Setup of exp/cedar:
==> flow/design.v <==
`timescale 1 ns / 100 ps
module sign_ext_16_32(d, q);
	input [15:0] d;
	output [31:0] q;
	assign q = { {16{d[15]}}, d};
endmodule
`timescale 1ns/1ps
module alu(alucont, rd1, rd2, res, zero);
	input [3:0] alucont;
	input [31:0] rd1;
	input [31:0] rd2;
	output reg [31:0] res;
	output wire zero;
	localparam AND 	= 4'b0000;
	localparam OR 	= 4'b0001;
	localparam ADD 	= 4'b0010;
	localparam SUB 	= 4'b0110;
	localparam SLT 	= 4'b0111;
	localparam NOR 	= 4'b1100;
	always @(*) begin
		case(alucont)
			AND		: begin
				res = rd1 & rd2;
			end
			OR 		: begin
				res = rd1 | rd2;
			end
			ADD 	: begin
				res = rd1 + rd2;
			end
			SUB 	: begin
				res = rd1 - rd2;
			end
			SLT 	: begin
				res = (rd1 < rd2) ? 1 : 0;
			end
			NOR 	: begin
				res = ~(rd1 | rd2);
			end
			default	: begin
				res = 32'b0;
			end
		endcase
	end
	assign zero = ~(|res);
endmodule
`timescale 1ns/1ns
module register_file(clk, ra1, ra2, wa, wd, rd1, rd2, regwrite);
	input clk;
	input [4:0] ra1;
	input [4:0] ra2;
	input [4:0] wa;
	input [31:0] wd;
	output reg [31:0] rd1;
	output reg [31:0] rd2;
	input regwrite;
	reg [31:0] memory [1:31];
	always @(*) begin
		rd1 = (ra1 == 5'd0) ? 32'b0 : memory[ra1];
		rd2 = (ra2 == 5'd0) ? 32'b0 : memory[ra2];
	end
	always @(posedge clk) begin
		if(regwrite && (wa != 5'd0))
			memory[wa] <= wd;	
	end
endmodule
`timescale 1ns/1ns
module single_cycle_mips_32(clk, rst, imem_addr, imem_rdata, dmem_addr,
	dmem_wdata, dmem_we, dmem_rdata);
	input clk;
	input rst;
	output [31:0] imem_addr;
	input [31:0] imem_rdata;
	output [31:0] dmem_addr;
	output [31:0] dmem_wdata;
	output dmem_we;
	input [31:0] dmem_rdata;
	localparam R_TYPE 		= 6'b000000;
	localparam LOAD_WORD 	= 6'b100011;
	localparam STORE_WORD 	= 6'b101011;
	localparam BRANCH_EQ	= 6'b000100;
	localparam JUMP 		= 6'b000010;
	reg RegDst;
	reg Branch;
	reg MemRead;
	reg MemToReg;
	reg [1:0] AluOP;
	reg MemWrite;
	reg ALUSrc;
	reg RegWrite;
	reg Jump;
	wire [31:0] instruction;
	always @(*) begin
		case(instruction[31:26])
			R_TYPE 	: begin
				RegDst <= 1'b1;
				ALUSrc <= 1'b0;
				MemToReg <= 1'b0;
				RegWrite <= 1'b1;
				MemRead <= 1'b0;
				MemWrite <= 1'b0;
				Branch <= 1'b0;
				AluOP <= 2'b10;
				Jump <= 1'b0;
			end
			LOAD_WORD 	: begin
				RegDst <= 1'b0;
				ALUSrc <= 1'b1;
				MemToReg <= 1'b1;
				RegWrite <= 1'b1;
				MemRead <= 1'b1;
				MemWrite <= 1'b0;
				Branch <= 1'b0;
				AluOP <= 2'b00;
				Jump <= 1'b0;
			end
			STORE_WORD 	: begin
				RegDst <= 1'b0;
				ALUSrc <= 1'b1;
				MemToReg <= 1'b0;
				RegWrite <= 1'b0;
				MemRead <= 1'b0;
				MemWrite <= 1'b1; 
				Branch <= 1'b0;
				AluOP <= 2'b00;
				Jump <= 1'b0;
			end
			BRANCH_EQ 	: begin
				RegDst <= 1'b0;
				ALUSrc <= 1'b0;
				MemToReg <= 1'b0;
				RegWrite <= 1'b0;
				MemRead <= 1'b0;
				MemWrite <= 1'b0;
				Branch = 1'b1;
				AluOP <= 2'b01;
				Jump <= 1'b0;
			end
			JUMP 	: begin
				RegDst <= 1'b0;
				ALUSrc <= 1'b0;
				MemToReg <= 1'b0;
				RegWrite <= 1'b0;
				MemRead <= 1'b0;
				MemWrite <= 1'b0;
				Branch = 1'b0;
				AluOP <= 2'b00;
				Jump <= 1'b1;
			end
			default begin
				RegDst <= 1'b0;
				ALUSrc <= 1'b0;
				MemToReg <= 1'b0;
				RegWrite <= 1'b0;
				MemRead <= 1'b0;
				MemWrite <= 1'b0;
				Branch = 1'b0;
				AluOP <= 2'b00;
				Jump <= 1'b0;
			end
		endcase
	end
	wire [31:0] next_instruction;
	reg [31:0] program_counter;
	always @(posedge clk or posedge rst) begin
		if (rst) begin
			program_counter <= 32'b0;
		end
		else begin
			program_counter <= next_instruction;	
		end
	end
	wire [31:0] program_counter_plus_4;
	assign program_counter_plus_4 = program_counter + 4;
	assign imem_addr = program_counter;
	assign instruction = imem_rdata;
	wire [4:0] write_address;
	assign write_address = RegDst ? instruction[15:11] : instruction[20:16];
	wire [31:0] write_data;
	wire [31:0] read_data_1;
	wire [31:0] read_data_2;
	register_file reg_file(
		.clk(clk),
		.ra1(instruction[25:21]),
		.ra2(instruction[20:16]),
		.wa(write_address),
		.wd(write_data),
		.rd1(read_data_1),
		.rd2(read_data_2),
		.regwrite(RegWrite)
		);
	wire [31:0] sign_extended_immediate_16;
	sign_ext_16_32 sign_ext(
		.d(instruction[15:0]),
		.q(sign_extended_immediate_16)
		);
	reg [3:0] alu_control;
	localparam AND 	= 4'b0000;
	localparam OR 	= 4'b0001;
	localparam ADD 	= 4'b0010;
	localparam SUB 	= 4'b0110;
	localparam SLT 	= 4'b0111;
	localparam NOR 	= 4'b1100;
	wire [5:0] funct_control;
	assign funct_control = instruction[5:0];
	always @(*) begin
		if (~AluOP[1] && ~AluOP[0]) begin
			alu_control <= ADD;
		end
		else if (AluOP[0]) begin
			alu_control <= SUB;
		end
		else if(AluOP[1]) begin
			if(funct_control[3:0] == 4'b0000)
				alu_control <= ADD;
			else if(funct_control[3:0] == 4'b0010)
				alu_control <= SUB;
			else if(funct_control[3:0] == 4'b0100)
				alu_control <= AND;
			else if(funct_control[3:0] == 4'b0101)
				alu_control <= OR;
			else if(funct_control[3:0] == 4'b1010)
				alu_control <= SLT;
			else if(funct_control[3:0] == 4'b0111)
				alu_control <= NOR;
			else
				alu_control <= 4'b0000;
		end
		else
			alu_control <= 4'b0000;
	end
	wire [31:0] alu_input_1;
	wire [31:0] alu_input_2;
	wire [31:0] alu_result;
	wire alu_zero;
	assign alu_input_1 = read_data_1;
	assign alu_input_2 = ALUSrc ? sign_extended_immediate_16 : read_data_2;
	alu alu(
		.alucont(alu_control),
		.rd1(alu_input_1),
		.rd2(alu_input_2),
		.res(alu_result),
		.zero(alu_zero)
		);
	wire [31:0] address_calc;
	wire [31:0] immediate_shift_left_2;
	wire PCSrc;
	wire [31:0] pre_jump_inst;
	wire [31:0] jump_address;
	assign jump_address = {program_counter_plus_4[31:28], instruction[25:0], 2'b0};
	assign PCSrc = Branch & alu_zero;
	assign immediate_shift_left_2 = {sign_extended_immediate_16[29:0], 2'b0};
	assign address_calc = program_counter_plus_4 + immediate_shift_left_2;
	assign pre_jump_inst = PCSrc ? address_calc : program_counter_plus_4;
	assign next_instruction = Jump ? jump_address : pre_jump_inst;
	wire [31:0] data_mem_data;
	assign dmem_addr = alu_result;
	assign dmem_wdata = read_data_2;
	assign dmem_we = MemWrite;
	assign data_mem_data = dmem_rdata;
	assign write_data = MemToReg ? data_mem_data : alu_result;
endmodule
make LEC_CHECK=0 CAP_MARGIN=20 CORE_MARGIN=2 CORE_UTILIZATION=72 CTS_CLUSTER_DIAMETER=390 CTS_CLUSTER_SIZE=93 PLACE_DENSITY=0.39 SETUP_SLACK_MARGIN=1.39 SLEW_MARGIN=20 finish   # period 5.65 ns
run.sh (not shown) runs the stock make flow with config.mk's settings and CLKGATE_MAP_FILE=.
exp/cedar terminated abnormally: global routing reported GRT-0232.
## Diff of input files: exp/fjord against exp/cedar
--- a/flow/config.mk
+++ b/flow/config.mk
@@ -10,5 +10,4 @@
-export CORE_UTILIZATION = 72
-export CTS_CLUSTER_DIAMETER = 390
-export CTS_CLUSTER_SIZE = 93
-export PLACE_DENSITY = 0.39
-export SETUP_SLACK_MARGIN = 1.39
+export CORE_UTILIZATION = 58
+export CTS_CLUSTER_SIZE = 46
+export PLACE_DENSITY_LB_ADDON = 0.1
+export SETUP_SLACK_MARGIN = 1.82
==> flow/constraint.sdc <==
create_clock -name core_clock -period 6.32 [get_ports {clk}]
set_input_delay 1.2640 -clock core_clock [delete_from_list [all_inputs] [get_ports {clk}]]
set_output_delay 1.2640 -clock core_clock [all_outputs]
set_load 0.01 [all_outputs]
Notes after the runs:
Comparing exp/cedar against exp/fjord, there is no change at all in summed standard-cell area reported by yosys. exp/fjord does better than exp/cedar on worst slack at placement. Comparing exp/cedar and exp/fjord, the lower standard cell area after detailed placement is on exp/cedar. Taking exp/cedar as the reference, in exp/fjord yosys cell count stayed essentially flat; post-cts gate resize count fell by 51; number of post-CTS setup repair buffers fell by 36; routability congestion estimate fell by about 7%; die size rose by about 24%. For exp/cedar, the flow was terminated by a tool error in global routing and produced no final design. Final checks on exp/fjord, whose flow otherwise completed, came back failing, citing setup timing. exp/fjord -> exp/cedar: area after synthesis delta 0, exact match. Final HPWL from detailed placement is higher on exp/cedar.
> inputs changed (exp/fjord -> exp/tundra)
--- a/flow/config.mk
+++ b/flow/config.mk
@@ -10,4 +10 @@
-export CORE_UTILIZATION = 58
-export CTS_CLUSTER_SIZE = 46
-export PLACE_DENSITY_LB_ADDON = 0.1
-export SETUP_SLACK_MARGIN = 1.82
+export CORE_UTILIZATION = 40
==> flow/constraint.sdc <==
create_clock -name core_clock -period 12.0 [get_ports {clk}]
set_input_delay 2.4000 -clock core_clock [delete_from_list [all_inputs] [get_ports {clk}]]
set_output_delay 2.4000 -clock core_clock [all_outputs]
set_load 0.01 [all_outputs]
Notes after the runs:
- exp/tundra completed end to end with timing, DRC and antenna clean.
- Comparing the two runs side by side, exp/tundra comes out ahead of exp/fjord on standby leakage power.
- exp/tundra: number of antenna violations at the first check in global routing is 1 lower than what exp/fjord reported.
- In the metrics for exp/tundra and exp/fjord, the one carrying the higher worst setup slack is exp/tundra.
For exp/yarrow, these inputs were changed with respect to exp/tundra:
--- a/flow/config.mk
+++ b/flow/config.mk
@@ -10 +10,3 @@
-export CORE_UTILIZATION = 40
+export CORE_UTILIZATION = 65
+export CTS_CLUSTER_SIZE = 44
+export SETUP_SLACK_MARGIN = 1.77
==> flow/constraint.sdc <==
create_clock -name core_clock -period 6.32 [get_ports {clk}]
set_input_delay 1.2640 -clock core_clock [delete_from_list [all_inputs] [get_ports {clk}]]
set_output_delay 1.2640 -clock core_clock [all_outputs]
set_load 0.01 [all_outputs]
## What came out
- Going from exp/tundra to exp/yarrow, number of resized instances in the post-cts repair step grows by 400.
- Die size of exp/yarrow falls short of that of exp/tundra by more than a quarter.
- On synthesized cell count, exp/yarrow tracks exp/tundra almost exactly.
- Comparing exp/yarrow and exp/tundra, the higher pre-placement core utilization is on exp/yarrow.
- exp/yarrow never completed; the flow aborted with a tool error in global routing.
Edits applied to the flow inputs when going from exp/yarrow to exp/nickel:
--- a/flow/config.mk
+++ b/flow/config.mk
@@ -10,3 +10,4 @@
-export CORE_UTILIZATION = 65
-export CTS_CLUSTER_SIZE = 44
-export SETUP_SLACK_MARGIN = 1.77
+export CORE_UTILIZATION = 72
+export CTS_CLUSTER_DIAMETER = 390
+export CTS_CLUSTER_SIZE = 93
+export PLACE_DENSITY = 0.39
@@ -13,0 +15 @@
+export TNS_END_PERCENT = 5
==> flow/constraint.sdc <==
create_clock -name core_clock -period 5.65 [get_ports {clk}]
set_input_delay 1.1300 -clock core_clock [delete_from_list [all_inputs] [get_ports {clk}]]
set_output_delay 1.1300 -clock core_clock [all_outputs]
set_load 0.01 [all_outputs]
Notes after the runs:
exp/nickel never completed; the flow aborted with a tool error in global routing. From exp/nickel to exp/yarrow, post-cts hold-fix buffer tally did not move at all. Between exp/yarrow and exp/nickel, the cell total in the yosys stat output figures differ only marginally. exp/yarrow fits on a die that is larger than the die of exp/nickel. Compare exp/nickel and exp/yarrow | number of buffers inserted during clock tree synthesis lower: exp/nickel. In exp/nickel relative to exp/yarrow, number of placed cells counting well taps had gone down slightly. Standard cell area after detailed placement across exp/nickel and exp/yarrow: no real change. exp/nickel ends up with higher effective utilization at floorplan than exp/yarrow does. exp/nickel reports a higher number of post-CTS setup repair buffers than exp/yarrow does. exp/yarrow -> exp/nickel: area fraction in full adders, half adders and majority gates delta 0, exact match. From exp/yarrow to exp/nickel the numbers moved as follows: detailed placement HPWL now sits higher, x dimension of the die now sits lower.
Power is estimated from default activity; no workload was simulated.
